## design/flow/config.mk

```make
export PLATFORM = sky130hd
export DESIGN_NAME = cache
export DESIGN_NICKNAME = cache
export VERILOG_FILES = /design/flow/design.v
export SDC_FILE = /design/flow/constraint.sdc
export NUM_CORES = 4
export LEC_CHECK = 0
export ABC_AREA = 1
export CAP_MARGIN = 20
export CORE_MARGIN = 2
export CORE_UTILIZATION = 72
export CTS_CLUSTER_SIZE = 24
export PLACE_DENSITY = 0.37
export SLEW_MARGIN = 20
```

## design/flow/constraint.sdc

```tcl
create_clock -name core_clock -period 8.96 [get_ports {i_hclk}]
set_input_delay 1.7920 -clock core_clock [delete_from_list [all_inputs] [get_ports {i_hclk}]]
set_output_delay 1.7920 -clock core_clock [all_outputs]
set_load 0.01 [all_outputs]
```

## design/flow/design.v

```verilog
module cache_calc (
    input   logic           i_clk,
    input   logic           i_nreset,
    input   logic           i_srst,
    input   logic           i_en,
    input   logic   [29:0]  i_addr,  
    input   logic           i_wr_ready,
    output  logic           o_miss_cache,
    output  logic   [7:0]   o_mem_addr_cache,
    output  logic   [7:0]   o_mem_addr_load
    );
    logic   [21:0]  addr_tag;
    logic   [2:0]   addr_block;
    logic   [24:0]  addr_tag_block;
    logic   [4:0]   addr_word;
    logic   [2:0]   addr_group;
    logic   [7:0]   hit_tag_block_bus;
    logic   [2:0]   num_hit_tag_block;
    logic           hit_tag_block;
    logic           miss_tag_block;
    logic           miss_word_group;
    logic           reliability_full;
    logic           lru_bit_replace_en;
    logic           miss_block0;
    logic           hit_block0;
    logic           replace_block0;
    logic           miss_block1;
    logic           hit_block1;
    logic           replace_block1;
    logic           miss_block2;
    logic           hit_block2;
    logic           replace_block2;
    logic           miss_block3;
    logic           hit_block3;
    logic           replace_block3;
    logic           miss_block4;
    logic           hit_block4;
    logic           replace_block4;
    logic           miss_block5;
    logic           hit_block5;
    logic           replace_block5;
    logic           miss_block6;
    logic           hit_block6;
    logic           replace_block6;
    logic           miss_block7;
    logic           hit_block7;
    logic           replace_block7;
    logic   [6:0]   lru_bit;
    logic   [2:0]   num_fetch_block;
    logic   [24:0]  tag_block_mem [7:0];
    logic   [2:0]   addr_load_block;
    logic   [4:0]   addr_load_word;
    logic   [2:0]   dust_mem_sel_group;
    logic   [7:0]   dust_mem [7:0];
    assign addr_tag = i_addr[29:8];
    assign addr_block = i_addr[7:5];
    assign addr_tag_block = {addr_tag, addr_block};
    assign addr_word = i_addr[4:0];
    assign addr_group = addr_word[4:2];
    generate
    genvar i;
    for (i = 0; i < 8; i ++) begin: hit_gen
        assign hit_tag_block_bus[i] = i_en && tag_block_mem[i] == addr_tag_block;
    end endgenerate
    always_comb
        casex (hit_tag_block_bus)
            8'bxxxx_xxx1: num_hit_tag_block = 3'd0;
            8'bxxxx_xx10: num_hit_tag_block = 3'd1;
            8'bxxxx_x100: num_hit_tag_block = 3'd2;
            8'bxxxx_1000: num_hit_tag_block = 3'd3;
            8'bxxx1_0000: num_hit_tag_block = 3'd4;
            8'bxx10_0000: num_hit_tag_block = 3'd5;
            8'bx100_0000: num_hit_tag_block = 3'd6;
            8'b1000_0000: num_hit_tag_block = 3'd7;
            default: num_hit_tag_block = 3'd0;
        endcase
    assign hit_tag_block = |hit_tag_block_bus;
    assign miss_tag_block = i_en & !hit_tag_block;
    assign miss_word_group = i_en && dust_mem[num_hit_tag_block][addr_group] == 1'b0;
    assign o_miss_cache = miss_tag_block | miss_word_group;
    assign lru_bit_replace_en = i_en;
    assign miss_block0 = miss_tag_block & !lru_bit[6] & !lru_bit[4] & !lru_bit[0];
    assign hit_block0 = i_en && hit_tag_block && num_hit_tag_block == 'd0;
    assign replace_block0 = lru_bit_replace_en & (miss_block0 | hit_block0);
    assign miss_block1 = miss_tag_block & miss_tag_block & !lru_bit[6] & !lru_bit[4] & lru_bit[0];
    assign hit_block1 = i_en && hit_tag_block && num_hit_tag_block == 'd1;
    assign replace_block1 = lru_bit_replace_en & (miss_block1 | hit_block1);
    assign miss_block2 = miss_tag_block & !lru_bit[6] & lru_bit[4] & !lru_bit[1];
    assign hit_block2 = i_en && hit_tag_block && num_hit_tag_block == 'd2;
    assign replace_block2 = lru_bit_replace_en & (miss_block2 | hit_block2);
    assign miss_block3 = miss_tag_block & !lru_bit[6] & lru_bit[4] & lru_bit[1];
    assign hit_block3 = i_en && hit_tag_block && num_hit_tag_block == 'd3;
    assign replace_block3 = lru_bit_replace_en & (miss_block3 | hit_block3);
    assign miss_block4 = miss_tag_block & lru_bit[6] & !lru_bit[5] & !lru_bit[2];
    assign hit_block4 = i_en && hit_tag_block && num_hit_tag_block == 'd4;
    assign replace_block4 = lru_bit_replace_en & (miss_block4 | hit_block4);
    assign miss_block5 = miss_tag_block & lru_bit[6] & !lru_bit[5] & lru_bit[2];
    assign hit_block5 = i_en && hit_tag_block && num_hit_tag_block == 'd5;
    assign replace_block5 = lru_bit_replace_en & (miss_block5 | hit_block5);
    assign miss_block6 = miss_tag_block & lru_bit[6] & lru_bit[5] & !lru_bit[3];
    assign hit_block6 = i_en && hit_tag_block && num_hit_tag_block == 'd6;
    assign replace_block6 = lru_bit_replace_en & (miss_block6 | hit_block6);
    assign miss_block7 = miss_tag_block & lru_bit[6] & lru_bit[5] & lru_bit[3];
    assign hit_block7 = i_en && hit_tag_block && num_hit_tag_block == 'd7;
    assign replace_block7 = lru_bit_replace_en & (miss_block7 | hit_block7);
    always_ff @(posedge i_clk, negedge i_nreset)
        if (!i_nreset) lru_bit <= 'd0;
        else if (i_srst) lru_bit <= 'd0;
        else if (replace_block0) begin
            lru_bit[6] <= 1'b1;
            lru_bit[4] <= 1'b1;
            lru_bit[0] <= 1'b1;
        end
        else if (replace_block1) begin
            lru_bit[6] <= 1'b1;
            lru_bit[4] <= 1'b1;
            lru_bit[0] <= 1'b0;
        end
        else if (replace_block2) begin
            lru_bit[6] <= 1'b1;
            lru_bit[4] <= 1'b0;
            lru_bit[1] <= 1'b1;
        end
        else if (replace_block3) begin
            lru_bit[6] <= 1'b1;
            lru_bit[4] <= 1'b0;
            lru_bit[1] <= 1'b0;
        end
        else if (replace_block4) begin
            lru_bit[6] <= 1'b0;
            lru_bit[5] <= 1'b1;
            lru_bit[2] <= 1'b1;
        end
        else if (replace_block5) begin
            lru_bit[6] <= 1'b0;
            lru_bit[5] <= 1'b1;
            lru_bit[2] <= 1'b0;
        end
        else if (replace_block6) begin
            lru_bit[6] <= 1'b0;
            lru_bit[5] <= 1'b0;
            lru_bit[3] <= 1'b1;
        end
        else if (replace_block7) begin
            lru_bit[6] <= 1'b0;
            lru_bit[5] <= 1'b0;
            lru_bit[3] <= 1'b0;
        end
    always_comb
        casex (lru_bit)
            7'b0x0_xxx0: num_fetch_block = 3'd0;
            7'b0x0_xxx1: num_fetch_block = 3'd1;
            7'b0x1_xx0x: num_fetch_block = 3'd2;
            7'b0x1_xx1x: num_fetch_block = 3'd3;
            7'b10x_x0xx: num_fetch_block = 3'd4;
            7'b10x_x1xx: num_fetch_block = 3'd5;
            7'b11x_0xxx: num_fetch_block = 3'd6;
            7'b11x_1xxx: num_fetch_block = 3'd7;
            default: num_fetch_block = 3'd0;
        endcase
    always_ff @(posedge i_clk, negedge i_nreset)
        if (!i_nreset) for (int i = 0; i < 8; i ++) tag_block_mem[i] <= 'd0;
        else if (i_srst) for (int i = 0; i < 8; i ++) tag_block_mem[i] <= 'd0;
        else if (miss_tag_block) tag_block_mem[num_fetch_block] <= addr_tag_block;
    assign addr_load_block = o_mem_addr_load[7:5];
    assign addr_load_word = o_mem_addr_load[4:0];
    assign dust_mem_sel_group = addr_load_word[4:2];
    always_ff @(posedge i_clk, negedge i_nreset)
        if (!i_nreset) for (int i = 0; i < 8; i ++) dust_mem[i] <= 'd0;
        else if (i_srst) for (int i = 0; i < 8; i ++) dust_mem[i] <= 'd0;
        else if (miss_tag_block) dust_mem[num_fetch_block] <= 'd0;
        else if (i_wr_ready) dust_mem[addr_load_block][dust_mem_sel_group] <= 1'b1;
    assign o_mem_addr_cache = {num_hit_tag_block, addr_word};
    always_ff @(posedge i_clk, negedge i_nreset)
        if (!i_nreset) o_mem_addr_load <= 'd0;
        else if (i_srst) o_mem_addr_load <= 'd0;
        else if (i_en && miss_tag_block) o_mem_addr_load <= {num_fetch_block, addr_word};
        else if (i_en && miss_word_group) o_mem_addr_load <= {num_hit_tag_block, addr_word};
endmodule
module cache_ahb_ctrl_mem (
    input   logic           i_hclk,
    input   logic           i_hnreset,
    input   logic           i_hsel,
    input   logic   [31:0]  i_haddr,
    input   logic           i_hwrite,
    input   logic   [ 2:0]  i_hsize,
    input   logic   [ 2:0]  i_hburst,
    input   logic   [ 3:0]  i_hprot,
    input   logic   [ 1:0]  i_htrans,
    input   logic           i_hmastlock,
    input   logic           i_hready,
    input   logic   [31:0]  i_hwdata,
    output  logic           o_hready,
    output  logic           o_hresp,
    output  logic   [31:0]  o_hrdata,
    input   logic           i_nbypass,
    input   logic           i_d_cache_en,
    input   logic   [31:0]  i_climit,
    input   logic           i_prefetch_dis,
    input   logic           i_miss_cache,
    input   logic   [7:0]   i_calc_addr_cache,
    input   logic   [7:0]   i_calc_addr_load,
    output  logic           o_calc_srst,
    output  logic           o_calc_en,
    output  logic           o_calc_wr_rdy,
    output  logic   [29:0]  o_calc_addr,
    input   logic           i_sl_hready,
    input   logic           i_sl_hresp,
    input   logic   [31:0]  i_sl_hrdata,
    output  logic           o_sl_hsel,
    output  logic   [31:0]  o_sl_haddr,
    output  logic           o_sl_hwrite,
    output  logic   [2:0]   o_sl_hsize,
    output  logic   [2:0]   o_sl_hburst,
    output  logic   [3:0]   o_sl_hprot,
    output  logic   [1:0]   o_sl_htrans,
    output  logic           o_sl_hmastlock,
    output  logic           o_sl_hready,
    output  logic   [31:0]  o_sl_hwdata,
    input   logic   [31:0]  i_mem_rdata,
    output  logic           o_mem_en,
    output  logic           o_mem_we,
    output  logic   [7:0]   o_mem_addr
    );
    enum logic [3:0] {IDLE, READ_CACHE, PREREAD_FLASH, READ_FLASH,
                      POST_FLASH, READ_POST_FLASH, PREF_ADDR, PREF_DATA,
                      PRETHROUGH, THROUGH} state_list;
    logic           cache_area;
    logic           cache_en;
    logic           request;
    logic           request_read;
    logic           request_read_ready;
    logic           request_reg;
    logic   [31:0]  haddr;
    logic           hwrite;
    logic   [ 2:0]  hsize;
    logic   [ 2:0]  hburst;
    logic   [ 3:0]  hprot;
    logic   [ 1:0]  htrans;
    logic           hmastlock;
    logic   [31:0]  hwdata;
    logic           switch_read_cache;
    logic           switch_preread_flash;
    logic           switch_read_flash;
    logic           switch_pref_addr_pref;
    logic           switch_pref_addr;
    logic           switch_pref_data;
    logic           switch_prethrough;
    logic           switch_through;
    logic   [3:0]   current_state;
    logic   [3:0]   next_state;
    logic           state_idle;
    logic           state_read_cache;
    logic           state_preread_flash;
    logic           state_read_flash;
    logic           state_post_flash;
    logic           state_read_post_flash;
    logic           state_pref_addr;
    logic           state_pref_data;
    logic           state_pretrough;
    logic           state_through;
    logic           gen_addr_rst_flash;
    logic           gen_addr_rst_pref;
    logic           gen_addr_rst;
    logic           gen_addr_set_1;
    logic           gen_addr_inc_flash;
    logic           gen_addr_inc_pref;
    logic           gen_addr_inc;
    logic   [1:0]   gen_addr;
    logic           gen_addr_full;
    logic           mem_gen_addr_rst;
    logic           mem_gen_addr_replace;
    logic   [1:0]   mem_gen_addr;
    logic           mem_gen_addr_full;
    logic           pref_glob_en;
    logic           pref_glob_en_rst;
    logic           pref_full_frame_set;
    logic           pref_full_frame_rst;
    logic           pref_full_frame;
    logic           pref_haddr_full;
    logic           pref_addr_inc_addr;
    logic           pref_addr_inc_data;
    logic           pref_addr_inc;
    logic   [2:0]   pref_addr;
    logic   [27:0]  pref_addr_comb;
    logic           pref_addr_full;
    logic           pref_calc_en;
    logic           mux_request_read;
    logic           mux_read_flash;
    logic           mux_through;
    logic           mux_pref;
    logic           nbypass_reg;
    assign cache_area = i_haddr < i_climit;
    assign cache_en = i_nbypass & cache_area & (!i_hprot[0] | (i_hprot[0] & i_d_cache_en));
    assign request = i_hsel & i_htrans[1] & i_hready;
    assign request_read = request & !i_hwrite & cache_en;
    assign request_read_ready = request_read & o_hready;
    always_ff @(posedge i_hclk, negedge i_hnreset)
        if (!i_hnreset) request_reg <= 'd0;
        else request_reg <= request;
    always_ff @(posedge i_hclk, negedge i_hnreset)
        if (!i_hnreset) haddr <= 'd0;
        else if (request) haddr <= i_haddr;
    always_ff @(posedge i_hclk, negedge i_hnreset)
        if (!i_hnreset) hwrite <= 'd0;
        else if (request) hwrite <= i_hwrite;
    always_ff @(posedge i_hclk, negedge i_hnreset)
        if (!i_hnreset) hsize <= 'd0;
        else if (request) hsize <= i_hsize;
    always_ff @(posedge i_hclk, negedge i_hnreset)
        if (!i_hnreset) hburst <= 'd0;
        else if (request) hburst <= i_hburst;
    always_ff @(posedge i_hclk, negedge i_hnreset)
        if (!i_hnreset) hprot <= 'd0;
        else if (request) hprot <= i_hprot;
    always_ff @(posedge i_hclk, negedge i_hnreset)
        if (!i_hnreset) htrans <= 'd0;
        else if (request) htrans <= i_htrans;
    always_ff @(posedge i_hclk, negedge i_hnreset)
        if (!i_hnreset) hmastlock <= 'd0;
        else if (request) hmastlock <= i_hmastlock;
    always_ff @(posedge i_hclk, negedge i_hnreset)
        if (!i_hnreset) hwdata <= 'd0;
        else if (request_reg) hwdata <= i_hwdata;
    assign o_hready = !state_pretrough & !state_through & !state_preread_flash & !state_read_flash & !state_post_flash
                      | (state_through & i_sl_hready);
    assign o_hresp = state_through ? i_sl_hresp: 1'b0;
    assign o_hrdata = state_read_cache || state_read_post_flash ? i_mem_rdata:
                      state_through ? i_sl_hrdata: 'd0;
    assign switch_read_cache = request_read_ready & !i_miss_cache;
    assign switch_preread_flash = request_read_ready & i_miss_cache & !i_sl_hready;
    assign switch_read_flash = request_read_ready & i_miss_cache & i_sl_hready;
    assign switch_pref_addr_pref = pref_glob_en & !pref_addr_full & !pref_haddr_full;
    assign switch_pref_addr = state_idle & i_sl_hready & !request & !i_prefetch_dis & i_nbypass & switch_pref_addr_pref;
    assign switch_pref_data = !request & !i_hwrite & i_miss_cache & !gen_addr_full & !i_prefetch_dis & i_nbypass;
    assign switch_prethrough = i_hsel & i_htrans[1] & !cache_en & !i_sl_hready;
    assign switch_through = i_hsel & i_htrans[1] & !cache_en & i_sl_hready;
    always_ff @(posedge i_hclk, negedge i_hnreset)
        if (!i_hnreset) current_state <= IDLE;
        else current_state <= next_state;
    always_comb
        case (current_state)
            IDLE:
                if (switch_through)
                    next_state = THROUGH;
                else if (switch_prethrough)
                    next_state = PRETHROUGH;
                else if (switch_read_cache)
                    next_state = READ_CACHE;
                else if (switch_preread_flash)
                    next_state = PREREAD_FLASH;
                else if (switch_read_flash)
                    next_state = READ_FLASH;
                else if (switch_pref_addr)
                    next_state = PREF_ADDR;
                else
                    next_state = IDLE;
            READ_CACHE:
                if (switch_through)
                    next_state = THROUGH;
                else if (switch_prethrough)
                    next_state = PRETHROUGH;
                else if (switch_preread_flash)
                    next_state = PREREAD_FLASH;
                else if (switch_read_flash)
                    next_state = READ_FLASH;
                else if (!request_read_ready)
                    next_state = IDLE;
                else
                    next_state = READ_CACHE;
            PREREAD_FLASH:
                if (i_sl_hready)
                    next_state = READ_FLASH;
                else
                    next_state = PREREAD_FLASH;
            READ_FLASH:
                if (o_calc_wr_rdy)
                    next_state = POST_FLASH;
                else
                    next_state = READ_FLASH;
            POST_FLASH:
                next_state = READ_POST_FLASH;
            READ_POST_FLASH:
                if (switch_through)
                    next_state = THROUGH;
                else if (switch_prethrough)
                    next_state = PRETHROUGH;
                else if (switch_read_cache)
                    next_state = READ_CACHE;
                else if (!request_read_ready)
                    next_state = IDLE;
                else
                    next_state = READ_FLASH;
            PREF_ADDR:
                if (switch_through)
                    next_state = THROUGH;
                else if (switch_prethrough)
                    next_state = PRETHROUGH;
                else if (switch_read_cache)
                    next_state = READ_CACHE;
                else if (switch_preread_flash)
                    next_state = PREREAD_FLASH;
                else if (switch_read_flash)
                    next_state = READ_FLASH;
                else if (i_prefetch_dis || (pref_addr_full && !i_miss_cache))
                    next_state = IDLE;
                else if (switch_pref_data)
                    next_state = PREF_DATA;
                else
                    next_state = PREF_ADDR;
            PREF_DATA:
                if (switch_through)
                    next_state = THROUGH;
                else if (switch_prethrough)
                    next_state = PRETHROUGH;
                else if (switch_read_cache)
                    next_state = READ_CACHE;
                else if (switch_preread_flash)
                    next_state = PREREAD_FLASH;
                else if (switch_read_flash)
                    next_state = READ_FLASH;
                else if (i_prefetch_dis || (pref_full_frame && mem_gen_addr_full && o_calc_wr_rdy))
                    next_state = IDLE;
                else if (switch_pref_addr && !i_miss_cache)
                    next_state = PREF_ADDR;
                else
                    next_state = PREF_DATA;
            PRETHROUGH:
                if (i_sl_hready)
                    next_state = THROUGH;
                else
                    next_state = PRETHROUGH;
            THROUGH:
                if (switch_read_cache)
                    next_state = READ_CACHE;
                else if (switch_preread_flash)
                    next_state = PREREAD_FLASH;
                else if (switch_read_flash)
                    next_state = READ_FLASH;
                else if (i_sl_hready && !request)
                    next_state = IDLE;
                else
                    next_state = THROUGH;
            default:
                next_state = IDLE;
        endcase
    assign state_idle = current_state == IDLE;
    assign state_read_cache = current_state == READ_CACHE;
    assign state_preread_flash = current_state == PREREAD_FLASH;
    assign state_read_flash = current_state == READ_FLASH;
    assign state_post_flash = current_state == POST_FLASH;
    assign state_read_post_flash = current_state == READ_POST_FLASH;
    assign state_pref_addr = current_state == PREF_ADDR;
    assign state_pref_data = current_state == PREF_DATA;
    assign state_pretrough = current_state == PRETHROUGH;
    assign state_through = current_state == THROUGH;
    assign gen_addr_rst_flash = !state_read_flash | (state_read_flash & o_calc_wr_rdy);
    assign gen_addr_rst_pref = !state_pref_addr & !state_pref_data;
    assign gen_addr_rst = !gen_addr_set_1
        & ((switch_read_flash & !i_sl_hready) | (gen_addr_rst_flash & gen_addr_rst_pref));
    assign gen_addr_set_1 = (switch_read_flash | state_preread_flash) & i_sl_hready;
    assign gen_addr_inc_flash = (state_read_flash & i_sl_hready & !mem_gen_addr_full);
    assign gen_addr_inc_pref = (state_pref_addr & i_miss_cache) | (state_pref_data & i_sl_hready & !pref_full_frame);
    assign gen_addr_inc = !gen_addr_rst & !gen_addr_set_1 & (gen_addr_inc_flash | gen_addr_inc_pref);
    always_ff @(posedge i_hclk, negedge i_hnreset)
        if (!i_hnreset) gen_addr <= 'd0;
        else if (gen_addr_rst) gen_addr <= 'd0;
        else if (gen_addr_set_1) gen_addr <= 2'd1;
        else if (gen_addr_inc) gen_addr <= gen_addr + 2'd1;
    assign gen_addr_full = &gen_addr;
    assign mem_gen_addr_rst = switch_read_flash | switch_pref_addr;
    assign mem_gen_addr_replace = o_mem_we;
    always_ff @(posedge i_hclk, negedge i_hnreset)
        if (!i_hnreset) mem_gen_addr <= 'd0;
        else if (mem_gen_addr_rst) mem_gen_addr <= 'd0;
        else if (mem_gen_addr_replace) mem_gen_addr <= gen_addr;
    assign mem_gen_addr_full = &mem_gen_addr;
    assign o_mem_en = switch_read_cache | o_mem_we | state_post_flash;
    assign o_mem_we = (state_read_flash | state_pref_data) & i_sl_hready;
    always_comb
        casex ({switch_read_cache, state_read_flash, state_post_flash, state_pref_data})
            4'b1xxx: o_mem_addr = i_calc_addr_cache;
            4'b01xx: o_mem_addr = {i_calc_addr_load[7:2], mem_gen_addr};
            4'b001x: o_mem_addr = i_calc_addr_load;
            4'b0001: o_mem_addr = {i_calc_addr_load[7:2], mem_gen_addr};
            default: o_mem_addr = 'd0;
        endcase
    assign pref_glob_en_rst = state_through | !i_nbypass | i_prefetch_dis;
    always_ff @(posedge i_hclk, negedge i_hnreset)
        if (!i_hnreset) pref_glob_en <= 'd0;
        else if (pref_glob_en_rst) pref_glob_en <= 1'b0;
        else if (request_read_ready) pref_glob_en <= 1'b1;
    assign pref_full_frame_set = pref_addr_full & gen_addr_full & gen_addr_inc;
    assign pref_full_frame_rst = mem_gen_addr_full & mem_gen_addr_replace & o_calc_wr_rdy;
    always_ff @(posedge i_hclk, negedge i_hnreset)
        if (!i_hnreset) pref_full_frame <= 'd0;
        else if (pref_full_frame_set) pref_full_frame <= 1'b1;
        else if (pref_full_frame_rst) pref_full_frame <= 1'b0;
    assign pref_haddr_full = haddr[6:4] == 3'h7;
    assign pref_addr_inc_addr = state_pref_addr & !i_miss_cache;
    assign pref_addr_inc_data = state_pref_data & gen_addr_full & gen_addr_inc;
    assign pref_addr_inc = (pref_addr_inc_addr | pref_addr_inc_data) & !pref_addr_full;
    always_ff @(posedge i_hclk, negedge i_hnreset)
        if (!i_hnreset) pref_addr <= 'd0;
        else if (switch_pref_addr) pref_addr <= haddr[6:4] + 3'h1;
        else if (pref_addr_inc) pref_addr <= pref_addr + 3'h1;
    assign pref_addr_comb = {haddr[31:7], pref_addr};
    assign pref_addr_full = &pref_addr;
    assign pref_calc_en = !request_read & (state_pref_addr | (state_pref_data & o_calc_wr_rdy & !pref_full_frame));
    assign mux_request_read = request_read & i_miss_cache;
    assign mux_read_flash = state_read_flash & !mem_gen_addr_full | state_preread_flash;
    assign mux_through = (switch_through | state_through) & !switch_read_cache;
    assign mux_pref = (state_pref_addr | state_pref_data) & !pref_full_frame;
    always_comb
        casex ({mux_request_read, mux_read_flash, state_pretrough, mux_through, mux_pref})
            5'b1_xxxx:
                begin
                    o_sl_hsel = 1'b1;
                    o_sl_haddr = {i_haddr[31:4], 4'h0};
                    o_sl_hwrite = 1'b0;
                    o_sl_hsize = 3'h2;
                    o_sl_hburst = i_hburst;
                    o_sl_hprot = i_hprot;
                    o_sl_htrans = i_htrans;
                    o_sl_hmastlock = i_hmastlock;
                    o_sl_hready = i_hready & i_sl_hready;
                    o_sl_hwdata = i_hwdata;
                end
            5'b0_1xxx:
                begin
                    o_sl_hsel = !mem_gen_addr_full;
                    o_sl_haddr = {haddr[31:4], gen_addr, 2'h0};
                    o_sl_hwrite = 1'b0;
                    o_sl_hsize = 3'h2;
                    o_sl_hburst = hburst;
                    o_sl_hprot = hprot;
                    o_sl_htrans = htrans;
                    o_sl_hmastlock = hmastlock;
                    o_sl_hready = i_sl_hready;
                    o_sl_hwdata = 32'd0;
                end
            5'b0_01xx:
                begin
                    o_sl_hsel = 1'b1;
                    o_sl_haddr = haddr;
                    o_sl_hwrite = hwrite;
                    o_sl_hsize = hsize;
                    o_sl_hburst = hburst;
                    o_sl_hprot = hprot;
                    o_sl_htrans = htrans;
                    o_sl_hmastlock = hmastlock;
                    o_sl_hready = i_sl_hready;
                    o_sl_hwdata = hwdata;
                end
            5'b0_001x:
                begin
                    o_sl_hsel = i_hsel;
                    o_sl_haddr = i_haddr;
                    o_sl_hwrite = i_hwrite;
                    o_sl_hsize = i_hsize;
                    o_sl_hburst = i_hburst;
                    o_sl_hprot = i_hprot;
                    o_sl_htrans = i_htrans;
                    o_sl_hmastlock = i_hmastlock;
                    o_sl_hready = i_hready;
                    o_sl_hwdata = i_hwdata;
                end
            5'b0_0001:
                begin
                    o_sl_hsel = !pref_full_frame;
                    o_sl_haddr = {pref_addr_comb, gen_addr, 2'h0};
                    o_sl_hwrite = 1'b0;
                    o_sl_hsize = 3'h2;
                    o_sl_hburst = 3'h0;
                    o_sl_hprot = 4'h1;
                    o_sl_htrans = 2'h2;
                    o_sl_hmastlock = 1'b0;
                    o_sl_hready = i_sl_hready;
                    o_sl_hwdata = 32'd0;
                end
            default:
                begin
                    o_sl_hsel = 1'b0;
                    o_sl_haddr = 32'd0;
                    o_sl_hwrite = 1'b0;
                    o_sl_hsize = 3'h0;
                    o_sl_hburst = 3'h0;
                    o_sl_hprot = 4'h0;
                    o_sl_htrans = 2'h0;
                    o_sl_hmastlock = 1'b0;
                    o_sl_hready = i_sl_hready;
                    o_sl_hwdata = i_hwdata;
                end
        endcase
    always_ff @(posedge i_hclk, negedge i_hnreset)
        if (!i_hnreset) nbypass_reg <= 'd0;
        else nbypass_reg <= i_nbypass;
    assign o_calc_srst = i_nbypass & !nbypass_reg;
    assign o_calc_en = request_read_ready | pref_calc_en;
    assign o_calc_wr_rdy = mem_gen_addr_full & o_mem_we;
    assign o_calc_addr = request_read_ready ? i_haddr[31:2]: {pref_addr_comb, 2'h0};
endmodule
module cache (
    input   logic           i_hclk,
    input   logic           i_hnreset,
    input   logic           i_hsel_m,
    input   logic   [31:0]  i_haddr_m,
    input   logic           i_hwrite_m,
    input   logic   [ 2:0]  i_hsize_m,
    input   logic   [ 2:0]  i_hburst_m,
    input   logic   [ 3:0]  i_hprot_m,
    input   logic   [ 1:0]  i_htrans_m,
    input   logic           i_hmastlock_m,
    input   logic           i_hready_m,
    input   logic   [31:0]  i_hwdata_m,
    output  logic           o_hready_m,
    output  logic           o_hresp_m,
    output  logic   [31:0]  o_hrdata_m,
    input   logic           i_nbypass,
    input   logic   [31:0]  i_climit,
    input   logic           i_d_cache_en,
    output  logic           o_hsel_sl,
    output  logic           o_hready_i_sl,
    output  logic   [31:0]  o_haddr_sl,
    output  logic           o_hwrite_sl,
    output  logic   [2:0]   o_hsize_sl,
    output  logic   [1:0]   o_htrans_sl,
    output  logic   [31:0]  o_hwdata_sl,
    input   logic   [31:0]  i_hrdata_sl,
    input   logic           i_hready_o_sl,
    input   logic           i_hresp_sl,
    output  logic           o_mem_en,
    output  logic           o_mem_we,
    output  logic   [7:0]   o_mem_addr,
    output  logic   [31:0]  o_mem_wdata,
    input   logic   [31:0]  i_mem_rdata
    );
    logic           miss_cache;
    logic           calc_sync_rst;
    logic           calc_en;
    logic   [29:0]  calc_addr;
    logic           calc_wr_rdy;
    logic   [7:0]   calc_mem_addr_cache;
    logic   [7:0]   calc_mem_addr_load;
    logic   [31:0]  mem_rdata;
    logic           mem_en;
    logic           mem_we;
    logic   [7:0]   mem_addr;
    cache_ahb_ctrl_mem cache_ahb_ctrl_mem (
        .i_hclk (i_hclk),
        .i_hnreset (i_hnreset),
        .i_hsel (i_hsel_m),
        .i_haddr (i_haddr_m),
        .i_hwrite (i_hwrite_m),
        .i_hsize (i_hsize_m),
        .i_hburst (i_hburst_m),
        .i_hprot (i_hprot_m),
        .i_htrans (i_htrans_m),
        .i_hmastlock (i_hmastlock_m),
        .i_hready (i_hready_m),
        .i_hwdata (i_hwdata_m),
        .o_hready (o_hready_m),
        .o_hresp (o_hresp_m),
        .o_hrdata (o_hrdata_m),
        .i_nbypass (i_nbypass),
        .i_d_cache_en (i_d_cache_en),
        .i_climit (i_climit),
        .i_prefetch_dis (1'b1),
        .i_miss_cache (miss_cache),
        .i_calc_addr_cache (calc_mem_addr_cache),
        .i_calc_addr_load (calc_mem_addr_load),
        .o_calc_srst (calc_sync_rst),
        .o_calc_en (calc_en),
        .o_calc_wr_rdy (calc_wr_rdy),
        .o_calc_addr (calc_addr),
        .i_sl_hready (i_hready_o_sl),
        .i_sl_hresp (i_hresp_sl),
        .i_sl_hrdata (i_hrdata_sl),
        .o_sl_hsel (o_hsel_sl),
        .o_sl_haddr (o_haddr_sl),
        .o_sl_hwrite (o_hwrite_sl),
        .o_sl_hsize (o_hsize_sl),
        .o_sl_hburst (),
        .o_sl_hprot (),
        .o_sl_htrans (o_htrans_sl),
        .o_sl_hmastlock (),
        .o_sl_hready (o_hready_i_sl),
        .o_sl_hwdata (o_hwdata_sl),
        .i_mem_rdata (mem_rdata),
        .o_mem_en (mem_en),
        .o_mem_we (mem_we),
        .o_mem_addr (mem_addr)
        );
    cache_calc cache_calc (
        .i_clk (i_hclk),
        .i_nreset (i_hnreset),
        .i_srst (calc_sync_rst),
        .i_en (calc_en),
        .i_addr (calc_addr),
        .i_wr_ready (calc_wr_rdy),
        .o_miss_cache (miss_cache),
        .o_mem_addr_cache (calc_mem_addr_cache),
        .o_mem_addr_load (calc_mem_addr_load)
        );
    assign o_mem_en = mem_en;
    assign o_mem_we = mem_we;
    assign o_mem_addr = mem_addr;
    assign o_mem_wdata = i_hrdata_sl;
    assign mem_rdata = i_mem_rdata;
endmodule
```

## design/flow/run.sh

```bash
#!/bin/bash
# the make line also repeats each setting of config.mk as NAME=value (left out here)
make -C /OpenROAD-flow-scripts/flow DESIGN_CONFIG=/design/flow/config.mk WORK_HOME=/design/flow/orfs CLKGATE_MAP_FILE= finish
```

==> job_summary.md, run 1 <==
## Implementation flow summary

| Metric | Value |
|---|---|
| Standard cell area after detailed placement | `0.0273 sq mm` |
| Number of synthesized flops with an enable pin | `0` |
| Vertical extent of the die | `179 microns` |
| Core box area | `0.0304 sq mm` |
| Mapped Cells | `3,160` |
| Weighted congestion reported at the end of routability-driven placement | `1.10` |
| Last stage | `clock tree synthesis (4_1_cts)` |
| Error that stopped the run | `[ERROR DPL-0033] detailed placement checks failed during check placement.` |
| Standard-cell rows | `64` |
| Net count after synthesis | `3,376` |
| Top cells by area | `sky130_fd_sc_hd__dfrtp_1, sky130_fd_sc_hd__nand2_1, sky130_fd_sc_hd__inv_1` |
| XOR Share, Synth | `0.949%` |
| Half-perimeter wire length after detailed placement | `62,500 microns` |
| Run status | `aborted with a tool error` |
| Dominant kind of combinational cell | `simple AND/OR/NAND/NOR gates` |
| Top cell types by occurrence after synthesis | `sky130_fd_sc_hd__nand2_1, sky130_fd_sc_hd__inv_1, sky130_fd_sc_hd__dfrtp_1` |
| Number of top-level design ports | `330` |
| Most used flip-flop cell | `sky130_fd_sc_hd__dfrtp_1` |
| Cell type with the highest aggregate area in the netlist | `sky130_fd_sc_hd__dfrtp_1` |
| Synthesis warning total | `4` |
| Seq/Total Area, Yosys | `41.0%` |
| Core utilization before placement | `72.8%` |
| Simple-Gate Fraction of Synth Area | `31.4%` |
| Adder-Cell Fraction of Synth Area | `1.92%` |
| Count of unique library cells instantiated by Yosys | `51` |
| Area of the mapped netlist | `0.0222 sq mm` |
| Portion of netlist area occupied by mux cells | `1.88%` |
| Compound-Gate Fraction of Synth Area | `11.1%` |
| Post-synth area from yosys stat | `0.0222 sq mm` |
| Top area contributor share | `40.9%` |
| Die outline area | `0.0322 sq mm` |
| Mean Syn Cell Area | `7.01 sq um` |
| Most repeated cell in the gate-level netlist after synthesis | `sky130_fd_sc_hd__nand2_1` |
| Horizontal extent of the die | `179 microns` |
| Synth Register Bits | `363` |
| Input/output buffers | `322` |
| Count of instantiated cells in the yosys netlist | `3,160` |
| Asr flop ratio synth | `100%` |
[stage by stage]
step	setup WS, ns	hold WS, ns	cells	setup TNS, ns
2_1_floorplan	1.31	0.430	3160	0
3_3_place_gp	-0.863	0.452	3983	-60.11
3_5_place_dp	-1.13	0.471	3983	-80.87
==> inputs of run 2 (changes only) <==
- ABC_AREA: 1 -> default
- CELL_PAD_IN_SITES_DETAIL_PLACEMENT: default -> 0
- CELL_PAD_IN_SITES_GLOBAL_PLACEMENT: default -> 3
- CORE_ASPECT_RATIO: default -> 1.44
- CORE_UTILIZATION: 72 -> 59
- CTS_CLUSTER_SIZE: 24 -> default
- PLACE_DENSITY: 0.37 -> 0.7
- SETUP_SLACK_MARGIN: default -> -0.85
- TNS_END_PERCENT: default -> 75
- clock period: 8.96 -> 13.3 ns (I/O delays scaled with it)
==> run 2 against run 1 <==
The run fails in global placement without I/O (3_1_place_gp_skip_io). Area after synthesis up 3.0%. Die area up 25%. Synthesized cell count down 15%.
==> job_summary.md, run 2 <==
## Implementation flow summary

| Metric | Value |
|---|---|
| Count of instantiated cells in the yosys netlist | `2,679` |
| Dominant kind of combinational cell | `simple AND/OR/NAND/NOR gates` |
| Post-synth area from yosys stat | `0.0228 sq mm` |
| Vertical extent of the die | `240 microns` |
| Asr flop ratio synth | `100%` |
| Last stage | `global placement without I/O (3_1_place_gp_skip_io)` |
| Synthesis warning total | `4` |
| Top area contributor share | `39.7%` |
| Adder-Cell Fraction of Synth Area | `1.86%` |
| Area of the mapped netlist | `0.0228 sq mm` |
| Top cells by area | `sky130_fd_sc_hd__dfrtp_1, sky130_fd_sc_hd__nand2_1, sky130_fd_sc_hd__o21ai_0` |
| Compound-Gate Fraction of Synth Area | `21.5%` |
| Cell type with the highest aggregate area in the netlist | `sky130_fd_sc_hd__dfrtp_1` |
| Seq/Total Area, Yosys | `39.8%` |
| Die outline area | `0.0403 sq mm` |
| Core utilization before placement | `59.8%` |
| Count of unique library cells instantiated by Yosys | `111` |
| Top cell types by occurrence after synthesis | `sky130_fd_sc_hd__nand2_1, sky130_fd_sc_hd__dfrtp_1, sky130_fd_sc_hd__o21ai_0` |
| Standard-cell rows | `86` |
| Portion of netlist area occupied by mux cells | `3.57%` |
| Mean Syn Cell Area | `8.52 sq um` |
| Error that stopped the run | `[ERROR GPL-0301] Utilization 127.291 % exceeds 100%.` |
| Run status | `aborted with a tool error` |
| Synth Register Bits | `363` |
| Mapped Cells | `2,679` |
| Most repeated cell in the gate-level netlist after synthesis | `sky130_fd_sc_hd__nand2_1` |
| Horizontal extent of the die | `168 microns` |
| Core box area | `0.0382 sq mm` |
| Simple-Gate Fraction of Synth Area | `22.6%` |
| XOR Share, Synth | `4.95%` |
| Net count after synthesis | `2,895` |
| Number of synthesized flops with an enable pin | `0` |
| Most used flip-flop cell | `sky130_fd_sc_hd__dfrtp_1` |
==> inputs of run 3 (changes only) <==
- CELL_PAD_IN_SITES_DETAIL_PLACEMENT: 0 -> default
- CELL_PAD_IN_SITES_GLOBAL_PLACEMENT: 3 -> default
- CORE_ASPECT_RATIO: 1.44 -> default
- CORE_UTILIZATION: 59 -> 58
- PLACE_DENSITY: 0.7 -> default
- SETUP_SLACK_MARGIN: -0.85 -> 1.33
- TNS_END_PERCENT: 75 -> default
- clock period: 13.3 -> 6.94 ns (I/O delays scaled with it)
==> run 3 against run 2 <==
Now fails the layout checks on capacitance limit, slew limit, setup timing. Synthesized cell count stayed put. Area after synthesis unchanged. Die area is 1.6% higher.
==> job_summary.md, run 3 <==
## PnR job results

| Metric | Value |
|---|---|
| Simple-Gate Fraction of Synth Area | `22.6%` |
| Cell with the largest stage delay on the worst path | `sky130_fd_sc_hd__mux2i_2` |
| Portion of netlist area occupied by mux cells | `3.57%` |
| Number of logic stages on the critical path including buffering | `27` |
| Initial antenna violation count | `19` |
| CTS sink count | `363` |
| Internal power summed over all cells | `4.99 mW` |
| Warning total across the stage logs | `43` |
| Biggest consumer | `combinational cells` |
| Crit path time final | `8.63 ns` |
| Final Skew | `0.0400 ns` |
| Final slew viol count | `2` |
| Synthesis warning total | `4` |
| Seq/Total Area, Yosys | `39.8%` |
| Layout overhead on the synthesized area | `47.3%` |
| # fillers | `1,925` |
| Final period utilization | `124%` |
| Buffering stage count on the worst path with inverters included | `10` |
| Combinational gate area | `0.0141 sq mm` |
| CTS Buffer Depth | `3` |
| First-pass GRT wire length | `178,000 microns` |
| Final Setup Violations | `81` |
| Maximum fanout count along the critical path | `12` |
| Final worst slack | `-1.69 ns` |
| Violated checks | `capacitance limit, slew limit, setup timing` |
| DRC violations left | `0` |
| Worst r2r path cells | `26` |
| Cell type with the highest aggregate area in the netlist | `sky130_fd_sc_hd__dfrtp_1` |
| Count of unique library cells instantiated by Yosys | `111` |
| Seq. cell area | `0.00908 sq mm` |
| Half-perimeter wire length after detailed placement | `81,200 microns` |
| Final core area utilization | `86.8%` |
| Pwr/cell area | `238 mW/mm^2` |
| Most repeated cell in the gate-level netlist after synthesis | `sky130_fd_sc_hd__nand2_1` |
| Relative contribution of sequential cells to total power | `34.4%` |
| Top area contributor share | `39.7%` |
| Most used flip-flop cell | `sky130_fd_sc_hd__dfrtp_1` |
| CP peak stage delay | `0.46 ns` |
| Core box area | `0.0387 sq mm` |
| Worst r2r src | `cache_ahb_ctrl_mem.current_state[1]` |
| Capture point of the critical path | `o_haddr_sl[21]` |
| Crit path max-delay family | `AND-OR/OR-AND gates` |
| Critical setup path kind | `input pin to primary output` |
| Terminus of the critical flop-to-flop path | `cache_calc.o_mem_addr_load[1]` |
| Post-synth area from yosys stat | `0.0228 sq mm` |
| Pin count of the biggest net entering global routing | `178` |
| Overflow left after global routing | `0` |
| Clock-pin slew on the worst setup and hold paths | `0.06 ns` |
| Critical Path Start Type | `input pin` |
| Fmax | `116 MHz` |
| Number of top-level design ports | `330` |
| Clock Tree Root | `sky130_fd_sc_hd__clkbuf_16` |
| Clock latency at the later pin of the worst-skew pair | `0.62 ns` |
| Residual antenna-violating net count after detailed routing | `0` |
| Number of global-route vias before repair | `27,800` |
| Layout net count | `3,634` |
| Asr flop ratio synth | `100%` |
| Vertical extent of the die | `202 microns` |
| Mapped Cells | `2,679` |
| Compound-Gate Fraction of Synth Area | `21.5%` |
| Horizontal extent of the die | `202 microns` |
| Top cell types by occurrence after synthesis | `sky130_fd_sc_hd__nand2_1, sky130_fd_sc_hd__dfrtp_1, sky130_fd_sc_hd__o21ai_0` |
| CP Data Arrival Time | `7.24 ns` |
| Top cells by area | `sky130_fd_sc_hd__dfrtp_1, sky130_fd_sc_hd__nand2_1, sky130_fd_sc_hd__o21ai_0` |
| Final non-filler cell total | `3,981` |
| Worst setup slack for register-to-register paths | `1.24 ns` |
| XOR Share, Synth | `4.95%` |
| Number of hold violations in the final report | `0` |
| Maximum vdd ir drop | `267 uV` |
| Flop+latch power | `2.75 mW` |
| Final wirelength | `131,000 microns` |
| Share of total power in the clock network | `29.3%` |
| Number of synthesized flops with an enable pin | `0` |
| Htree depth | `2` |
| Routed vias | `28,900` |
| Net switching power | `3.00 mW` |
| Synth Register Bits | `363` |
| Headroom to the max-slew limit | `-23.4%` |
| Gr usage total | `59.1%` |
| Power drawn by the combinational cells | `2.90 mW` |
| Max Cap Violations | `1` |
| Detailed Route Iter0 Violations | `5,722` |
| Clk power | `2.34 mW` |
| Count of instantiated cells in the yosys netlist | `2,679` |
| Data required, critical path | `5.55 ns` |
| Worst Hold Endpoint | `cache_calc.tag_block_mem[7][15]` |
| TritonCTS clock tree | `done` |
| Category of the worst setup path capture point | `primary output` |
| Slew of the pin with the lowest slew margin | `1.83 ns` |
| Input/output buffers | `322` |
| Die outline area | `0.0410 sq mm` |
| Start point of the critical path | `i_climit[26]` |
| Mean Syn Cell Area | `8.52 sq um` |
| Adder-Cell Fraction of Synth Area | `1.86%` |
| Switching Fraction | `37.6%` |
| Critical Path Most Common Cell | `sky130_fd_sc_hd__buf_12` |
| Dominant kind of combinational cell | `simple AND/OR/NAND/NOR gates` |
| Startpoint of the lowest-slack hold path | `cache_calc.tag_block_mem[7][15]` |
| DR pass1 iterations | `17` |
| RSZ-0062 raised after global routing | `true` |
| Standard-cell rows | `72` |
| Net count after synthesis | `2,895` |
| Core utilization before placement | `58.9%` |
| Instance count along the most critical hold path | `2` |
| Vias per cell | `7.25` |
| Post-route worst hold slack | `0.483 ns` |
| Area of the mapped netlist | `0.0228 sq mm` |
| Tightest Hold Check Type | `flip-flop to flip-flop` |
| Placed cell count | `3,760` |
| Weighted congestion reported at the end of routability-driven placement | `1.08` |
| Final total power | `7.99 mW` |
| Portion of total power attributed to combinational logic | `36.3%` |
| CTS buffer count | `40` |
| P_leak | `14.8 nW` |
| Average routed wire per standard cell | `33.0 microns` |
| Run status | `complete, but fails checks` |
[run 3: routing by layer]
layer  wire length [microns]  track usage (%)  vias to the layer above
met1                   40400             66.9                    13400
met2                   50200             81.2                     3164
li1                        -                -                    11000
met4                   16000             49.2                       24
met5                     452                0                        -
met3                   24300             32.2                     1316
[run 3: through the flow]
step                      setup WS (ns)  cell area (sq um)  setup TNS [ns]
after floorplan                  0.0984              23400               0
after global placement            -2.08              29800         -163.11
after detailed placement          -2.11              29800         -165.29
after CTS                         -1.06              32600          -77.01
after global routing              -1.79              33600         -131.40
final                             -1.69              33600         -120.95
[run 3: final cells by class]
cell class | count | share of cell area [%]
repair buffers | 882 | 23.6
flip-flops and latches | 363 | 27.0
clock buffers | 54 | 3.38
multi-input cells | 2037 | 42.0
clock inverters | 17 | 0.770
diodes | 16 | 0.119
inverters | 94 | 1.15
well taps | 518 | 1.93
[run 3: what timing repair did]
| action | CTS | global route |
|---|---|---|
| setup buffers | 77 | 41 |
| setup endpoints to repair | 365 | 360 |
| gates cloned | 10 | 5 |
| gates resized | 685 | 243 |
| pin swaps | 105 | 79 |
| hold buffers | 0 | 0 |
==> inputs of run 4 (changes only) <==
- CORE_UTILIZATION: 58 -> 56
- CTS_CLUSTER_DIAMETER: default -> 28
- PLACE_DENSITY: default -> 0.6
- SETUP_SLACK_MARGIN: 1.33 -> 1.37
- TNS_END_PERCENT: default -> 5
- clock period: 6.94 -> 6.73 ns (I/O delays scaled with it)
==> run 4 against run 3 <==
The layout still fails its checks (capacitance limit, slew limit, setup timing). Clock-buffer cell count rose by 51. Synthesized cell count unchanged. Design area rose by 4.6%. Largest cell class unchanged. Largest power group is now the clock network.
==> job_summary.md, run 4 <==
## PnR job results

| Metric | Value |
|---|---|
| Final worst slack | `-2.52 ns` |
| Portion of netlist area occupied by mux cells | `3.57%` |
| Maximum fanout count along the critical path | `5` |
| Top cell types by occurrence after synthesis | `sky130_fd_sc_hd__nand2_1, sky130_fd_sc_hd__dfrtp_1, sky130_fd_sc_hd__o21ai_0` |
| Critical Path Start Type | `input pin` |
| Core utilization before placement | `57.1%` |
| Internal power summed over all cells | `6.72 mW` |
| # fillers | `1,783` |
| Startpoint of the lowest-slack hold path | `cache_calc.tag_block_mem[2][11]` |
| DR pass1 iterations | `22` |
| Crit path max-delay family | `AND-OR/OR-AND gates` |
| Most used flip-flop cell | `sky130_fd_sc_hd__dfrtp_1` |
| Count of unique library cells instantiated by Yosys | `111` |
| Overflow left after global routing | `0` |
| Pin count of the biggest net entering global routing | `145` |
| Adder-Cell Fraction of Synth Area | `1.86%` |
| Routed vias | `30,800` |
| Final wirelength | `145,000 microns` |
| Area of the mapped netlist | `0.0228 sq mm` |
| Mean Syn Cell Area | `8.52 sq um` |
| Number of top-level design ports | `330` |
| Data required, critical path | `5.38 ns` |
| Worst setup slack for register-to-register paths | `0.24 ns` |
| Layout overhead on the synthesized area | `54.1%` |
| Initial antenna violation count | `36` |
| Count of instantiated cells in the yosys netlist | `2,679` |
| Average routed wire per standard cell | `35.5 microns` |
| Combinational gate area | `0.0139 sq mm` |
| RSZ-0062 raised after global routing | `true` |
| Slew of the pin with the lowest slew margin | `1.55 ns` |
| Seq/Total Area, Yosys | `39.8%` |
| Biggest consumer | `the clock network` |
| Vertical extent of the die | `206 microns` |
| P_leak | `15.6 nW` |
| Critical Path Most Common Cell | `sky130_fd_sc_hd__buf_6` |
| XOR Share, Synth | `4.95%` |
| Detailed Route Iter0 Violations | `7,334` |
| Instance count along the most critical hold path | `2` |
| Start point of the critical path | `i_haddr_m[2]` |
| Tightest Hold Check Type | `flip-flop to flip-flop` |
| Dominant kind of combinational cell | `simple AND/OR/NAND/NOR gates` |
| Gr usage total | `66.2%` |
| Final core area utilization | `87.9%` |
| Post-synth area from yosys stat | `0.0228 sq mm` |
| Most repeated cell in the gate-level netlist after synthesis | `sky130_fd_sc_hd__nand2_1` |
| Final total power | `10.5 mW` |
| Category of the worst setup path capture point | `primary output` |
| Crit path time final | `9.25 ns` |
| CTS sink count | `363` |
| Clock latency at the later pin of the worst-skew pair | `0.68 ns` |
| Number of logic stages on the critical path including buffering | `30` |
| Terminus of the critical flop-to-flop path | `cache_calc.o_mem_addr_load[4]` |
| CTS buffer count | `87` |
| Portion of total power attributed to combinational logic | `28.9%` |
| Headroom to the max-slew limit | `-3.58%` |
| CP peak stage delay | `0.71 ns` |
| Relative contribution of sequential cells to total power | `27.3%` |
| Worst r2r path cells | `23` |
| CTS Buffer Depth | `3` |
| Net switching power | `3.77 mW` |
| Net count after synthesis | `2,895` |
| Clock-pin slew on the worst setup and hold paths | `0.04 ns` |
| Violated checks | `capacitance limit, slew limit, setup timing` |
| Accumulated negative setup slack | `-190.97 ns` |
| Synthesis warning total | `4` |
| Pre-CTS WS | `-2.11 ns` |
| Cts-stage hold buffer count | `0` |
| Die outline area | `0.0424 sq mm` |
| Worst Hold Endpoint | `cache_calc.tag_block_mem[2][11]` |
| Vias per cell | `7.53` |
| Run status | `complete, but fails checks` |
| DRC violations left | `0` |
| TritonCTS clock tree | `done` |
| Top cells by area | `sky130_fd_sc_hd__dfrtp_1, sky130_fd_sc_hd__nand2_1, sky130_fd_sc_hd__o21ai_0` |
| Share of total power in the clock network | `43.7%` |
| Top area contributor share | `39.7%` |
| Standard cell area after detailed placement | `0.0300 sq mm` |
| CP Data Arrival Time | `7.90 ns` |
| Asr flop ratio synth | `100%` |
| Max Cap Violations | `1` |
| Final slew viol count | `3` |
| Critical setup path kind | `input pin to primary output` |
| Pwr/cell area | `298 mW/mm^2` |
| Layout net count | `3,681` |
| Final Skew | `0.0566 ns` |
| Number of hold violations in the final report | `0` |
| Fin area | `0.0352 sq mm` |
| Buffering stage count on the worst path with inverters included | `13` |
| Compound-Gate Fraction of Synth Area | `21.5%` |
| Maximum vdd ir drop | `325 uV` |
| Half-perimeter wire length after detailed placement | `84,800 microns` |
| Flop+latch power | `2.87 mW` |
| Cell with the largest stage delay on the worst path | `sky130_fd_sc_hd__o211ai_1` |
| Cell type with the highest aggregate area in the netlist | `sky130_fd_sc_hd__dfrtp_1` |
| Clock Tree Root | `sky130_fd_sc_hd__clkbuf_16` |
| Horizontal extent of the die | `206 microns` |
| Power drawn by the combinational cells | `3.03 mW` |
| Seq. cell area | `0.00909 sq mm` |
| Warning total across the stage logs | `47` |
| Clk power | `4.58 mW` |
| Weighted congestion reported at the end of routability-driven placement | `1.08` |
| Htree depth | `3` |
| Worst r2r src | `cache_calc.tag_block_mem[6][17]` |
| Input/output buffers | `322` |
| Capture point of the critical path | `o_htrans_sl[0]` |
| Standard-cell rows | `73` |
| Mapped Cells | `2,679` |
| Core box area | `0.0400 sq mm` |
| Final Setup Violations | `96` |
| Fmax | `108 MHz` |
| Simple-Gate Fraction of Synth Area | `22.6%` |
| Number of global-route vias before repair | `29,700` |
| Synth Register Bits | `363` |
| Number of synthesized flops with an enable pin | `0` |
| Switching Fraction | `35.9%` |
| Final period utilization | `137%` |
| Residual antenna-violating net count after detailed routing | `0` |
| First-pass GRT wire length | `200,000 microns` |
run 4: area by class of cell:
type | instances | area share [%]
Clock buffer | 105 | 6.61
Timing Repair Buffer | 883 | 22.6
Tap cell | 525 | 1.87
Inverter | 94 | 1.07
Clock inverter | 58 | 2.30
Sequential cell | 363 | 25.8
Multi-Input combinational cell | 2036 | 39.6
Antenna cell | 26 | 0.185
run 4: metrics by stage:
step	hold WS (ns)	std cells
6_report	0.487	4090
5_1_grt	0.516	4084
4_1_cts	0.487	4026
3_5_place_dp	0.467	3797
3_3_place_gp	0.451	3797
2_1_floorplan	0.394	2679
run 4: routing by layer:
| layer | vias up | GRT usage [%] | routed length [microns] |
|---|---|---|---|
| met5 | - | 21.1 | 1170 |
| met4 | 46 | 55.1 | 18400 |
| met3 | 1738 | 47.8 | 28200 |
| met2 | 3776 | 86.4 | 54100 |
| met1 | 14100 | 69.3 | 43600 |
| li1 | 11100 | - | - |
run 4: repair_timing:
| action | in CTS | in global routing |
|---|---|---|
| pin swaps | 96 | 72 |
| gates resized | 624 | 155 |
| gates cloned | 8 | 2 |
| setup endpoints to repair | 366 | 366 |
| hold endpoints to repair | 0 | 0 |
| buffers inserted | 58 | 34 |
==> inputs of run 5 (changes only) <==
- ABC_AREA: default -> 0
- CELL_PAD_IN_SITES_GLOBAL_PLACEMENT: default -> 2
- CORE_ASPECT_RATIO: default -> 1.23
- CORE_UTILIZATION: 56 -> 54
- CTS_CLUSTER_DIAMETER: 28 -> 161
- PLACE_DENSITY: 0.6 -> 0.59
- SETUP_SLACK_MARGIN: 1.37 -> default
- SLEW_MARGIN: 20 -> 40
- TNS_END_PERCENT: 5 -> 10
- clock period: 6.73 -> 13.4 ns (I/O delays scaled with it)
==> run 5 against run 4 <==
The flow now stops in global placement (3_3_place_gp). Area after synthesis is the same. Die area is 3.7% higher. Synthesized cell count did not move.
==> job_summary.md, run 5 <==
## Implementation flow summary

| Metric | Value |
|---|---|
| Synth Register Bits | `363` |
| Standard-cell rows | `83` |
| Number of synthesized flops with an enable pin | `0` |
| Horizontal extent of the die | `189 microns` |
| Count of unique library cells instantiated by Yosys | `111` |
| Run status | `aborted with a tool error` |
| Compound-Gate Fraction of Synth Area | `21.5%` |
| Number of top-level design ports | `330` |
| Mean Syn Cell Area | `8.52 sq um` |
| Core utilization before placement | `54.7%` |
| Simple-Gate Fraction of Synth Area | `22.6%` |
| Portion of netlist area occupied by mux cells | `3.57%` |
| Seq/Total Area, Yosys | `39.8%` |
| XOR Share, Synth | `4.95%` |
| Top area contributor share | `39.7%` |
| Cell type with the highest aggregate area in the netlist | `sky130_fd_sc_hd__dfrtp_1` |
| Last stage | `global placement (3_3_place_gp)` |
| Error that stopped the run | `[ERROR GPL-0301] Utilization 108.269 % exceeds 100%.` |
| Top cell types by occurrence after synthesis | `sky130_fd_sc_hd__nand2_1, sky130_fd_sc_hd__dfrtp_1, sky130_fd_sc_hd__o21ai_0` |
| Top cells by area | `sky130_fd_sc_hd__dfrtp_1, sky130_fd_sc_hd__nand2_1, sky130_fd_sc_hd__o21ai_0` |
| Synthesis warning total | `4` |
| Dominant kind of combinational cell | `simple AND/OR/NAND/NOR gates` |
| Net count after synthesis | `2,895` |
| Core box area | `0.0417 sq mm` |
| Most used flip-flop cell | `sky130_fd_sc_hd__dfrtp_1` |
| Die outline area | `0.0439 sq mm` |
| Adder-Cell Fraction of Synth Area | `1.86%` |
| Mapped Cells | `2,679` |
| Vertical extent of the die | `232 microns` |
| Count of instantiated cells in the yosys netlist | `2,679` |
| Asr flop ratio synth | `100%` |
| Post-synth area from yosys stat | `0.0228 sq mm` |
| Most repeated cell in the gate-level netlist after synthesis | `sky130_fd_sc_hd__nand2_1` |
| Area of the mapped netlist | `0.0228 sq mm` |
==> inputs of run 6 (changes only) <==
- ABC_AREA: 0 -> 1
- CELL_PAD_IN_SITES_GLOBAL_PLACEMENT: 2 -> default
- CORE_ASPECT_RATIO: 1.23 -> default
- CORE_UTILIZATION: 54 -> 72
- CTS_CLUSTER_DIAMETER: 161 -> default
- CTS_CLUSTER_SIZE: default -> 24
- PLACE_DENSITY: 0.59 -> default
- PLACE_DENSITY_LB_ADDON: default -> 0.18
- SLEW_MARGIN: 40 -> 20
- TNS_END_PERCENT: 10 -> default
- clock period: 13.4 -> 7.92 ns (I/O delays scaled with it)
==> run 6 against run 5 <==
The run fails in clock tree synthesis (4_1_cts). Synthesized cell count increased by 18%. Die area decreased by 27%. Area after synthesis decreased by 3.0%.
==> job_summary.md, run 6 <==
## Implementation flow summary

| Metric | Value |
|---|---|
| Run status | `aborted with a tool error` |
| Last stage | `clock tree synthesis (4_1_cts)` |
| Error that stopped the run | `[ERROR DPL-0038] Utilization greater than 100%, impossible to legalize` |
| Count of unique library cells instantiated by Yosys | `51` |
| Dominant kind of combinational cell | `simple AND/OR/NAND/NOR gates` |
| Standard cell area after detailed placement | `0.0272 sq mm` |
| Mean Syn Cell Area | `7.01 sq um` |
| Half-perimeter wire length after detailed placement | `65,600 microns` |
| Adder-Cell Fraction of Synth Area | `1.92%` |
| Synthesis warning total | `4` |
| Core utilization before placement | `72.8%` |
| Portion of netlist area occupied by mux cells | `1.88%` |
| Die outline area | `0.0322 sq mm` |
| Weighted congestion reported at the end of routability-driven placement | `1.11` |
| Number of top-level design ports | `330` |
| Area of the mapped netlist | `0.0222 sq mm` |
| Count of instantiated cells in the yosys netlist | `3,160` |
| Asr flop ratio synth | `100%` |
| Cell type with the highest aggregate area in the netlist | `sky130_fd_sc_hd__dfrtp_1` |
| Input/output buffers | `322` |
| Mapped Cells | `3,160` |
| Compound-Gate Fraction of Synth Area | `11.1%` |
| Most repeated cell in the gate-level netlist after synthesis | `sky130_fd_sc_hd__nand2_1` |
| Top cells by area | `sky130_fd_sc_hd__dfrtp_1, sky130_fd_sc_hd__nand2_1, sky130_fd_sc_hd__inv_1` |
| Standard-cell rows | `64` |
| Vertical extent of the die | `179 microns` |
| Number of synthesized flops with an enable pin | `0` |
| Placed cell count | `3,971` |
| Simple-Gate Fraction of Synth Area | `31.4%` |
| Net count after synthesis | `3,376` |
| Seq/Total Area, Yosys | `41.0%` |
| Top area contributor share | `40.9%` |
| Most used flip-flop cell | `sky130_fd_sc_hd__dfrtp_1` |
| Post-synth area from yosys stat | `0.0222 sq mm` |
| Synth Register Bits | `363` |
| XOR Share, Synth | `0.949%` |
| Horizontal extent of the die | `179 microns` |
| Top cell types by occurrence after synthesis | `sky130_fd_sc_hd__nand2_1, sky130_fd_sc_hd__inv_1, sky130_fd_sc_hd__dfrtp_1` |
| Core box area | `0.0304 sq mm` |
[run 6: per-stage QoR]
| stage | setup slack, ns | total power, mW | hold slack, ns |
|---|---|---|---|
| 2_1_floorplan | 0.683 | 3.74 | 0.430 |
| 3_5_place_dp | -1.66 | 5.04 | 0.474 |
| 3_3_place_gp | -1.37 | 4.87 | 0.456 |
==> inputs of run 7 (changes only) <==
- ABC_AREA: 1 -> default
- CORE_ASPECT_RATIO: default -> 0.92
- CORE_UTILIZATION: 72 -> 58
- CTS_CLUSTER_DIAMETER: default -> 40
- CTS_CLUSTER_SIZE: 24 -> default
- MAX_ROUTING_LAYER: default -> met4
- PLACE_DENSITY_LB_ADDON: 0.18 -> default
- SETUP_SLACK_MARGIN: default -> 1.84
- TNS_END_PERCENT: default -> 5
- clock period: 7.92 -> 6.75 ns (I/O delays scaled with it)
==> run 7 against run 6 <==
Synthesized cell count down 15%. The flow stops in global routing (5_1_grt). Area after synthesis up 3.0%. Die area up 27%.
==> job_summary.md, run 7 <==
## Implementation flow summary

| Metric | Value |
|---|---|
| Run status | `aborted with a tool error` |
| Last stage | `global routing (5_1_grt)` |
| CTS sink count | `363` |
| Half-perimeter wire length after detailed placement | `81,300 microns` |
| Simple-Gate Fraction of Synth Area | `22.6%` |
| Clock Tree Root | `sky130_fd_sc_hd__clkbuf_16` |
| CTS buffer count | `56` |
| Asr flop ratio synth | `100%` |
| Top area contributor share | `39.7%` |
| Most used flip-flop cell | `sky130_fd_sc_hd__dfrtp_1` |
| Mean Syn Cell Area | `8.52 sq um` |
| Most repeated cell in the gate-level netlist after synthesis | `sky130_fd_sc_hd__nand2_1` |
| Core utilization before placement | `59.0%` |
| Standard-cell rows | `69` |
| Die outline area | `0.0410 sq mm` |
| Count of unique library cells instantiated by Yosys | `111` |
| Portion of netlist area occupied by mux cells | `3.57%` |
| Core box area | `0.0387 sq mm` |
| Adder-Cell Fraction of Synth Area | `1.86%` |
| Standard cell area after detailed placement | `0.0299 sq mm` |
| Number of top-level design ports | `330` |
| Cts-stage hold buffer count | `0` |
| Seq/Total Area, Yosys | `39.8%` |
| Number of synthesized flops with an enable pin | `0` |
| Horizontal extent of the die | `211 microns` |
| Synthesis warning total | `4` |
| Post-synth area from yosys stat | `0.0228 sq mm` |
| Compound-Gate Fraction of Synth Area | `21.5%` |
| Mapped Cells | `2,679` |
| Synth Register Bits | `363` |
| Net count after synthesis | `2,895` |
| CTS Buffer Depth | `3` |
| Vertical extent of the die | `194 microns` |
| XOR Share, Synth | `4.95%` |
| Area of the mapped netlist | `0.0228 sq mm` |
| Cell type with the highest aggregate area in the netlist | `sky130_fd_sc_hd__dfrtp_1` |
| Input/output buffers | `322` |
| Placed cell count | `3,744` |
| Weighted congestion reported at the end of routability-driven placement | `1.10` |
| Top cells by area | `sky130_fd_sc_hd__dfrtp_1, sky130_fd_sc_hd__nand2_1, sky130_fd_sc_hd__o21ai_0` |
| Top cell types by occurrence after synthesis | `sky130_fd_sc_hd__nand2_1, sky130_fd_sc_hd__dfrtp_1, sky130_fd_sc_hd__o21ai_0` |
| Htree depth | `2` |
| Dominant kind of combinational cell | `simple AND/OR/NAND/NOR gates` |
| Count of instantiated cells in the yosys netlist | `2,679` |
-- run 7: metrics by stage --
| step | setup TNS [ns] | power (mW) | worst slack, ns | util (%) |
|---|---|---|---|---|
| after floorplan | -0.507 | 3.88 | -0.0169 | - |
| after global placement | -155.27 | 5.13 | -1.99 | 77.3 |
| after detailed placement | -174.67 | 5.23 | -2.17 | 77.3 |
| after CTS | -77.44 | 8.30 | -1.05 | 85.7 |
-- run 7: what timing repair did --
item	in CTS
pin swaps	100
endpoints found under the setup margin	367
hold endpoints to repair	0
buffers inserted	77
resized	752
cloned	9
==> inputs of run 8 (changes only) <==
- CORE_ASPECT_RATIO: 0.92 -> default
- CORE_UTILIZATION: 58 -> 70
- CTS_CLUSTER_DIAMETER: 40 -> default
- CTS_CLUSTER_SIZE: default -> 37
- MAX_ROUTING_LAYER: met4 -> default
- PLACE_DENSITY: default -> 0.8
- SETUP_SLACK_MARGIN: 1.84 -> 1.67
- clock period: 6.75 -> 6.59 ns (I/O delays scaled with it)
==> run 8 against run 7 <==
The run fails in clock tree synthesis (4_1_cts). Area after synthesis unchanged. Die area down 17%. Synthesized cell count unchanged.
==> job_summary.md, run 8 <==
## Implementation flow summary

| Metric | Value |
|---|---|
| Post-synth area from yosys stat | `0.0228 sq mm` |
| Compound-Gate Fraction of Synth Area | `21.5%` |
| Cell type with the highest aggregate area in the netlist | `sky130_fd_sc_hd__dfrtp_1` |
| Most repeated cell in the gate-level netlist after synthesis | `sky130_fd_sc_hd__nand2_1` |
| Most used flip-flop cell | `sky130_fd_sc_hd__dfrtp_1` |
| Placed cell count | `3,630` |
| Vertical extent of the die | `185 microns` |
| Input/output buffers | `322` |
| Seq/Total Area, Yosys | `39.8%` |
| Portion of netlist area occupied by mux cells | `3.57%` |
| Number of top-level design ports | `330` |
| Synthesis warning total | `4` |
| Adder-Cell Fraction of Synth Area | `1.86%` |
| Top area contributor share | `39.7%` |
| Asr flop ratio synth | `100%` |
| Synth Register Bits | `363` |
| Run status | `aborted with a tool error` |
| Weighted congestion reported at the end of routability-driven placement | `1.28` |
| Dominant kind of combinational cell | `simple AND/OR/NAND/NOR gates` |
| Count of instantiated cells in the yosys netlist | `2,679` |
| Area of the mapped netlist | `0.0228 sq mm` |
| Horizontal extent of the die | `185 microns` |
| Number of synthesized flops with an enable pin | `0` |
| XOR Share, Synth | `4.95%` |
| Die outline area | `0.0341 sq mm` |
| Simple-Gate Fraction of Synth Area | `22.6%` |
| Standard cell area after detailed placement | `0.0293 sq mm` |
| Core utilization before placement | `70.7%` |
| Standard-cell rows | `66` |
| Count of unique library cells instantiated by Yosys | `111` |
| Half-perimeter wire length after detailed placement | `83,000 microns` |
| Mapped Cells | `2,679` |
| Net count after synthesis | `2,895` |
| Last stage | `clock tree synthesis (4_1_cts)` |
| Mean Syn Cell Area | `8.52 sq um` |
| Error that stopped the run | `[ERROR DPL-0038] Utilization greater than 100%, impossible to legalize` |
| Pre-CTS WS | `-2.22 ns` |
| Core box area | `0.0323 sq mm` |
| Top cell types by occurrence after synthesis | `sky130_fd_sc_hd__nand2_1, sky130_fd_sc_hd__dfrtp_1, sky130_fd_sc_hd__o21ai_0` |
| Top cells by area | `sky130_fd_sc_hd__dfrtp_1, sky130_fd_sc_hd__nand2_1, sky130_fd_sc_hd__o21ai_0` |
-- run 8: through the flow --
stage          TNS (ns)  power (mW)  util [%]
2_1_floorplan     -4.62        3.97         -
3_3_place_gp    -165.95        5.10      90.6
3_5_place_dp    -184.83        5.26      90.6
Power figures rest on the tool's default switching activity, not on a simulated workload.
